==> inputs of yarrow <==
==> flow/design.v <==
module cntwithen #(
    parameter BITWIDTH = 4  
) (
    input wire iClk,  
    input wire iRstN,  
    input wire iEn, 
    input wire iClr, 
    output reg [BITWIDTH - 1:0] oCnt
);
    always@(posedge iClk or negedge iRstN) begin
        if(~iRstN) begin
            oCnt <= 0;
        end else begin
            if(iClr) begin
                oCnt <= 0;
            end else begin
                oCnt <= oCnt + iEn;
            end
        end
    end
endmodule
module lsz # (
    parameter BITWIDTH = 4,
    parameter LOGBITWIDTH = $clog2(BITWIDTH)  
) (
    input wire [BITWIDTH - 1: 0] iGrey,  
    output wire [BITWIDTH - 1: 0] oOneHot,  
    output reg [LOGBITWIDTH - 1: 0] lszIdx  
);
    wire [BITWIDTH - 1: 0] tc;  
    genvar i;
    assign tc[0] = ~iGrey[0]; 
    generate 
        for (i = 1; i < BITWIDTH; i = i + 1) begin
            assign tc[i] = tc[i - 1] | ~iGrey[i];
        end
    endgenerate
    genvar j;
    assign oOneHot[0] = tc[0];
    generate 
        for(j = 1; j < BITWIDTH; j = j + 1) begin
            assign oOneHot[j] = tc[j - 1] ^ tc[j];
        end
    endgenerate
    always@(*) begin
        case(oOneHot)
            'd1 : lszIdx = 'd0;
            'd2 : lszIdx = 'd1;
            'd4 : lszIdx = 'd2;
            'd8 : lszIdx = 'd3;
            'd16 : lszIdx = 'd4;
            'd32 : lszIdx = 'd5;
            'd64 : lszIdx = 'd6;
            'd128 : lszIdx = 'd7;
            'd256 : lszIdx = 'd8;
            'd512 : lszIdx = 'd9;
            default : lszIdx = 'd0;
        endcase
    end
endmodule
module sobolrng_core #(
    parameter BITWIDTH = 8
) (
    input wire iClk,  
    input wire iRstN,  
    input wire iEn,
    input wire iClr,
    input wire [BITWIDTH - 1: 0] iOneHot,  
    input wire [BITWIDTH*BITWIDTH - 1: 0] dirVec,
    output reg [BITWIDTH - 1: 0] oRand  
);
    wire [BITWIDTH * BITWIDTH - 1: 0] orVec;
    wire [BITWIDTH - 1: 0] vec;
    assign orVec[BITWIDTH - 1: 0] = iOneHot[0] ? dirVec[BITWIDTH - 1: 0] : 0;
    genvar i;
    generate 
        for(i = 1; i < BITWIDTH; i = i + 1) begin
            assign orVec[(i+1)*BITWIDTH-1:i*BITWIDTH] = orVec[i*BITWIDTH-1:(i-1)*BITWIDTH] | (iOneHot[i] ? dirVec[(i+1)*BITWIDTH-1 : i*BITWIDTH] : 0);
        end
    endgenerate
    assign vec = orVec[BITWIDTH*BITWIDTH - 1: (BITWIDTH-1)*BITWIDTH];
    always@(posedge iClk or negedge iRstN) begin
        if(~iRstN) begin
            oRand <= 0;
        end else begin
            if(iClr) begin
                oRand <= 0;
            end else begin
                if(iEn) begin
                    oRand <= oRand ^ vec;
                end else begin 
                    oRand <= oRand;
                end 
            end 
        end
    end
endmodule
module sobolrng #(
    parameter BITWIDTH = 8
) (
    input wire iClk,  
    input wire iRstN,  
    input wire iEn, 
    input wire iClr, 
    output wire [BITWIDTH - 1: 0] sobolseq
);
    wire [BITWIDTH - 1: 0] cntNum;
    wire [BITWIDTH - 1: 0] oneHot;
    wire [BITWIDTH*BITWIDTH - 1: 0] dirVec;
    cntwithen #(
        .BITWIDTH(BITWIDTH)
    ) u_cntwithen (
        .iClk(iClk),
        .iRstN(iRstN),
        .iEn(iEn),
        .iClr(iClr),
        .oCnt(cntNum)
    );
    lsz #(
        .BITWIDTH(BITWIDTH)
    ) u_lsz (
        .iGrey(cntNum),
        .oOneHot(oneHot),
        .lszIdx()
    );
        assign dirVec[1*BITWIDTH-1 : 0*BITWIDTH] = 'd128;
        assign dirVec[2*BITWIDTH-1 : 1*BITWIDTH] = 'd64;
        assign dirVec[3*BITWIDTH-1 : 2*BITWIDTH] = 'd32;
        assign dirVec[4*BITWIDTH-1 : 3*BITWIDTH] = 'd16;
        assign dirVec[5*BITWIDTH-1 : 4*BITWIDTH] = 'd8;
        assign dirVec[6*BITWIDTH-1 : 5*BITWIDTH] = 'd4;
        assign dirVec[7*BITWIDTH-1 : 6*BITWIDTH] = 'd2;
        assign dirVec[8*BITWIDTH-1 : 7*BITWIDTH] = 'd1;
    sobolrng_core #(
        .BITWIDTH(BITWIDTH)
    ) u_sobolrng_core (
        .iClk(iClk),
        .iRstN(iRstN),
        .iEn(iEn),
        .iClr(iClr),
        .iOneHot(oneHot),
        .dirVec(dirVec),
        .oRand(sobolseq)
    );
endmodule
module parallelcnt (
    input wire iClk,
    input wire iRstN,
    input wire iA,
    input wire iB,
    output wire [1:0] oC
);
    assign oC = iA + iB;
endmodule
module uSADD #(
    parameter BINPUT = 2
) (
    input wire iClk,
    input wire iRstN, 
    input wire iA,
    input wire iB,
    output wire oC
);
    wire [BINPUT-1:0] PCout;
    reg [1:0] acc;
    parallelcnt u_parallelcnt (
        .iClk(iClk),
        .iRstN(iRstN),
        .iA(iA),
        .iB(iB),
        .oC(PCout)
    );
    always@(posedge iClk or negedge iRstN) begin
        if(~iRstN) begin
            acc <= 0;
        end else begin
            acc <= acc[0] + PCout;
        end
    end
    assign oC = acc[1];
endmodule
module uSSUB #(
    parameter BINPUT = 2
) (
    input wire iClk,
    input wire iRstN, 
    input wire iA,
    input wire iB,
    output wire oC
);
    wire [BINPUT-1:0] PCout;
    reg [1:0] acc;
    parallelcnt u_parallelcnt (
        .iClk(iClk),
        .iRstN(iRstN),
        .iA(iA),
        .iB(~iB),
        .oC(PCout)
    );
    always@(posedge iClk or negedge iRstN) begin
        if(~iRstN) begin
            acc <= 0;
        end else begin
            acc <= acc[0] + PCout;
        end
    end
    assign oC = acc[1];
endmodule
module uMUL_bi #(
    parameter BITWIDTH = 8
) (
    input wire iClk,
    input wire iRstN,
    input wire iA,
    input wire [BITWIDTH - 1: 0] iB,
    input wire loadB,
    input wire iClr,
    output reg oMult
);
    reg [BITWIDTH-1:0] iB_buff;  
    wire [BITWIDTH-1:0] sobolseqIn;
    wire [BITWIDTH-1:0] sobolseq;
    wire andTop;
    wire andBot;
    wire iA_inv = ~iA;
    always@(posedge iClk or negedge iRstN) begin
        if(~iRstN) begin
            iB_buff <= 0;
        end else begin
            if(loadB) begin
                iB_buff <= iB;
            end else begin
                iB_buff <= iB_buff;
            end
        end
    end
    sobolrng #(
        .BITWIDTH(BITWIDTH)
    ) u_sobolrngTop (
        .iClk(iClk),
        .iRstN(iRstN),
        .iEn(iA_inv), 
        .iClr(iClr),
        .sobolseq(sobolseqIn)
    );
    sobolrng #(
        .BITWIDTH(BITWIDTH)
    ) u_sobolrngBot (
        .iClk(iClk),
        .iRstN(iRstN),
        .iEn(iA), 
        .iClr(iClr),
        .sobolseq(sobolseq)
    );
    assign andTop = iA_inv & ~(iB_buff > sobolseqIn);
    assign andBot = iA & (iB_buff > sobolseq);
    always@(*) begin
        oMult <= andTop | andBot;
    end
endmodule
module uButterfly #(
    parameter BITWIDTH = 8,
              BINPUT = 2
) (
    input wire iClk,
    input wire iRstN,
    input wire loadW,
    input wire iClr,
    input wire iReal0,
    input wire iImg0,
    input wire iReal1,
    input wire iImg1,
    input wire [BITWIDTH-1:0] iwReal,
    input wire [BITWIDTH-1:0] iwImg,
    output wire oReal0,
    output wire oImg0,
    output wire oReal1,
    output wire oImg1
);
    wire eq_Real1_x_wReal;
    wire eq_Real1_x_wImg;
    wire eq_Img1_x_wReal;
    wire eq_Img1_x_wImg;
    wire scalerReal0;
    wire scalerImg0;
    wire real_eq;
    wire img_eq;
    reg biZero;
    always@(posedge iClk or negedge iRstN) begin
        if(~iRstN) begin 
            biZero <= 0;
        end else begin
            biZero <= ~biZero;
        end
    end
    uMUL_bi #(
        .BITWIDTH(BITWIDTH)
    )u_uMUL_bi_Real1_x_wReal (
        .iClk(iClk),
        .iRstN(iRstN),
        .iA(iReal1),
        .iB(iwReal),
        .loadB(loadW),
        .iClr(iClr),
        .oMult(eq_Real1_x_wReal)
    );
    uMUL_bi #(
        .BITWIDTH(BITWIDTH)
    ) u_uMUL_bi_Real1_x_wImg (
        .iClk(iClk),
        .iRstN(iRstN),
        .iA(iReal1),
        .iB(iwImg),
        .loadB(loadW),
        .iClr(iClr),
        .oMult(eq_Real1_x_wImg)
    );
    uMUL_bi #(
        .BITWIDTH(BITWIDTH)
    ) u_uMUL_bi_Img1_x_wReal (
        .iClk(iClk),
        .iRstN(iRstN),
        .iA(iImg1),
        .iB(iwReal),
        .loadB(loadW),
        .iClr(iClr),
        .oMult(eq_Img1_x_wReal)
    );
    uMUL_bi #(
        .BITWIDTH(BITWIDTH)
    ) u_uMUL_bi_Img1_x_wImg (
        .iClk(iClk),
        .iRstN(iRstN),
        .iA(iImg1),
        .iB(iwImg),
        .loadB(loadW),
        .iClr(iClr),
        .oMult(eq_Img1_x_wImg)
    );
    uSSUB #(
        .BINPUT(BINPUT)
    ) u_uSSUB_realeq (
        .iClk(iClk),
        .iRstN(iRstN),
        .iA(eq_Real1_x_wReal),
        .iB(eq_Img1_x_wImg),
        .oC(real_eq)
    );
    uSADD #(
        .BINPUT(BINPUT)
    ) u_uSADD_imgeq (
        .iClk(iClk),
        .iRstN(iRstN),
        .iA(eq_Real1_x_wImg),
        .iB(eq_Img1_x_wReal),
        .oC(img_eq) 
    );
    uSADD #(
        .BINPUT(BINPUT)
    ) u_uSADD_scalerReal (
        .iClk(iClk),
        .iRstN(iRstN),
        .iA(iReal0),
        .iB(biZero),
        .oC(scalerReal0)
    );
    uSADD #(
        .BINPUT(BINPUT)
    ) uSADD_scalerImg (
        .iClk(iClk),
        .iRstN(iRstN),
        .iA(iImg0),
        .iB(biZero),
        .oC(scalerImg0)
    );
    uSADD #(
        .BINPUT(BINPUT)
    ) u_uSADD_oReal0 (
        .iClk(iClk),
        .iRstN(iRstN),
        .iA(scalerReal0),
        .iB(real_eq),
        .oC(oReal0) 
    );
    uSADD #(
        .BINPUT(BINPUT)
    ) u_uSADD_oImg0 (
        .iClk(iClk),
        .iRstN(iRstN),
        .iA(scalerImg0),
        .iB(img_eq),
        .oC(oImg0) 
    );
    uSSUB #(
        .BINPUT(BINPUT)
    ) u_uSSUB_oReal1 (
        .iClk(iClk),
        .iRstN(iRstN),
        .iA(scalerReal0),
        .iB(real_eq),
        .oC(oReal1) 
    );
    uSSUB #(
        .BINPUT(BINPUT)
    ) u_uSSUB_oImg1 (
        .iClk(iClk),
        .iRstN(iRstN),
        .iA(scalerImg0),
        .iB(img_eq),
        .oC(oImg1) 
    );
endmodule
module uSFFT #(
    parameter BITWIDTH = 8,
    parameter BINPUT = 2
) (
    input wire iClk,
    input wire iRstN,
    input wire loadW,
    input wire iClr,
    input wire iAReal0,
    input wire iAImg0,
    input wire iAReal1,
    input wire iAImg1,
    input wire iBReal0,
    input wire iBImg0,
    input wire iBReal1,
    input wire iBImg1,
    input wire [BITWIDTH-1:0] iwReal,
    input wire [BITWIDTH-1:0] iwImg,
    output wire oCReal0,
    output wire oCImg0,
    output wire oCReal1,
    output wire oCImg1,
    output wire oDReal0,
    output wire oDImg0,
    output wire oDReal1,
    output wire oDImg1
);
    wire mid1_Real0;
    wire mid1_Img0;
    wire mid1_Real1;
    wire mid1_Img1;
    wire mid2_Real0;
    wire mid2_Img0;
    wire mid2_Real1;
    wire mid2_Img1;
    uButterfly #(
        .BITWIDTH(BITWIDTH),
        .BINPUT(BINPUT)
    ) u_uButterfly_in1 (
        .iClk(iClk),
        .iRstN(iRstN),
        .loadW(loadW),
        .iClr(iClr),
        .iReal0(iAReal0),
        .iImg0(iAImg0),
        .iReal1(iAReal1),
        .iImg1(iAImg1),
        .iwReal(iwReal),
        .iwImg(iwImg),
        .oReal0(mid1_Real0),
        .oImg0(mid1_Img0),
        .oReal1(mid1_Real1),
        .oImg1(mid1_Img1)
    );
    uButterfly #(
        .BITWIDTH(BITWIDTH),
        .BINPUT(BINPUT)
    ) u_uButterfly_in2 (
        .iClk(iClk),
        .iRstN(iRstN),
        .loadW(loadW),
        .iClr(iClr),
        .iReal0(iBReal0),
        .iImg0(iBImg0),
        .iReal1(iBReal1),
        .iImg1(iBImg1),
        .iwReal(iwReal),
        .iwImg(iwImg),
        .oReal0(mid2_Real0),
        .oImg0(mid2_Img0),
        .oReal1(mid2_Real1),
        .oImg1(mid2_Img1)
    );
    uButterfly #(
        .BITWIDTH(BITWIDTH),
        .BINPUT(BINPUT)
    ) u_uButterfly_out13 (
        .iClk(iClk),
        .iRstN(iRstN),
        .loadW(loadW),
        .iClr(iClr),
        .iReal0(mid1_Real0),
        .iImg0(mid1_Img0),
        .iReal1(mid2_Real0),
        .iImg1(mid2_Img0),
        .iwReal(iwReal),
        .iwImg(iwImg),
        .oReal0(oCReal0),
        .oImg0(oCImg0),
        .oReal1(oCReal1),
        .oImg1(oCImg1)
    );
    uButterfly #(
        .BITWIDTH(BITWIDTH),
        .BINPUT(BINPUT)
    ) u_uButterfly_out24 (
        .iClk(iClk),
        .iRstN(iRstN),
        .loadW(loadW),
        .iClr(iClr),
        .iReal0(mid1_Real1),
        .iImg0(mid1_Img1),
        .iReal1(mid2_Real1),
        .iImg1(mid2_Img1),
        .iwReal(iwReal),
        .iwImg(iwImg),
        .oReal0(oDReal0),
        .oImg0(oDImg0),
        .oReal1(oDReal1),
        .oImg1(oDImg1)
    );
endmodule
==> flow/run.sh <==
#!/bin/bash
# the make line also repeats each setting of config.mk as NAME=value (left out here)
make -C /OpenROAD-flow-scripts/flow DESIGN_CONFIG=/design/flow/config.mk WORK_HOME=/design/flow/orfs CLKGATE_MAP_FILE= finish
==> flow/config.mk <==
export PLATFORM = sky130hd
export DESIGN_NAME = uSFFT
export DESIGN_NICKNAME = uSFFT
export VERILOG_FILES = /design/flow/design.v
export SDC_FILE = /design/flow/constraint.sdc
export NUM_CORES = 4
export LEC_CHECK = 0
export CAP_MARGIN = 30
export CORE_ASPECT_RATIO = 1.61
export CORE_MARGIN = 8
export CORE_UTILIZATION = 24
export CTS_CLUSTER_SIZE = 93
export GPL_TIMING_DRIVEN = 1
export MAX_ROUTING_LAYER = met4
export MIN_ROUTING_LAYER = met2
export PLACE_DENSITY_LB_ADDON = 0.13
export SLEW_MARGIN = 35
export TNS_END_PERCENT = 5
==> flow/constraint.sdc <==
create_clock -name core_clock -period 5.08 [get_ports {iClk}]
set_input_delay 1.0160 -clock core_clock [delete_from_list [all_inputs] [get_ports {iClk}]]
set_output_delay 1.0160 -clock core_clock [all_outputs]
set_load 0.01 [all_outputs]
==> harbor (differences from yarrow) <==
==> flow/config.mk (replaced) <==
export PLATFORM = sky130hd
export DESIGN_NAME = uSFFT
export DESIGN_NICKNAME = uSFFT
export VERILOG_FILES = /design/flow/design.v
export SDC_FILE = /design/flow/constraint.sdc
export NUM_CORES = 4
export LEC_CHECK = 0
export CAP_MARGIN = 35
export CELL_PAD_IN_SITES_GLOBAL_PLACEMENT = 1
export CORE_MARGIN = 2
export CORE_UTILIZATION = 40
export GPL_ROUTABILITY_DRIVEN = 0
export GPL_TIMING_DRIVEN = 1
export MIN_ROUTING_LAYER = met2
export SETUP_SLACK_MARGIN = 0.02
export SLEW_MARGIN = 5
export TNS_END_PERCENT = 35
==> flow/constraint.sdc (replaced) <==
create_clock -name core_clock -period 4.58 [get_ports {iClk}]
set_input_delay 0.9160 -clock core_clock [delete_from_list [all_inputs] [get_ports {iClk}]]
set_output_delay 0.9160 -clock core_clock [all_outputs]
set_load 0.01 [all_outputs]
==> fjord (differences from yarrow) <==
==> flow/config.mk (replaced) <==
export PLATFORM = sky130hd
export DESIGN_NAME = uSFFT
export DESIGN_NICKNAME = uSFFT
export VERILOG_FILES = /design/flow/design.v
export SDC_FILE = /design/flow/constraint.sdc
export NUM_CORES = 4
export LEC_CHECK = 0
export ABC_AREA = 1
export CAP_MARGIN = 20
export CORE_MARGIN = 2
export CORE_UTILIZATION = 70
export CTS_CLUSTER_DIAMETER = 364
export CTS_CLUSTER_SIZE = 16
export SETUP_SLACK_MARGIN = -0.16
export SLEW_MARGIN = 20
==> flow/constraint.sdc (replaced) <==
create_clock -name core_clock -period 1.68 [get_ports {iClk}]
set_input_delay 0.3360 -clock core_clock [delete_from_list [all_inputs] [get_ports {iClk}]]
set_output_delay 0.3360 -clock core_clock [all_outputs]
set_load 0.01 [all_outputs]
==> sierra (differences from yarrow) <==
==> flow/config.mk (replaced) <==
export PLATFORM = sky130hd
export DESIGN_NAME = uSFFT
export DESIGN_NICKNAME = uSFFT
export VERILOG_FILES = /design/flow/design.v
export SDC_FILE = /design/flow/constraint.sdc
export NUM_CORES = 4
export LEC_CHECK = 0
export CAP_MARGIN = 20
export CORE_MARGIN = 2
export CORE_UTILIZATION = 16
export SLEW_MARGIN = 20
==> flow/constraint.sdc (replaced) <==
create_clock -name core_clock -period 5.32 [get_ports {iClk}]
set_input_delay 1.0640 -clock core_clock [delete_from_list [all_inputs] [get_ports {iClk}]]
set_output_delay 1.0640 -clock core_clock [all_outputs]
set_load 0.01 [all_outputs]
==> comparison <==
- Design area, highest first: fjord, sierra, yarrow, harbor.
- Against sierra, the wire length of fjord is higher by 11%.
- fjord finished but fails on negative setup slack. sierra ran to the end with no violations. yarrow produced a clean layout. harbor produced a clean layout.
- Between sierra and yarrow, the lower combinational power is in sierra (gap about 10%, measured against yarrow).
- Sequential power: fjord > harbor > yarrow > sierra.
- Between yarrow and fjord, the lower total power is in yarrow (gap 64%, measured against fjord).
No activity file was given, so power comes from the tool's default toggle rates.
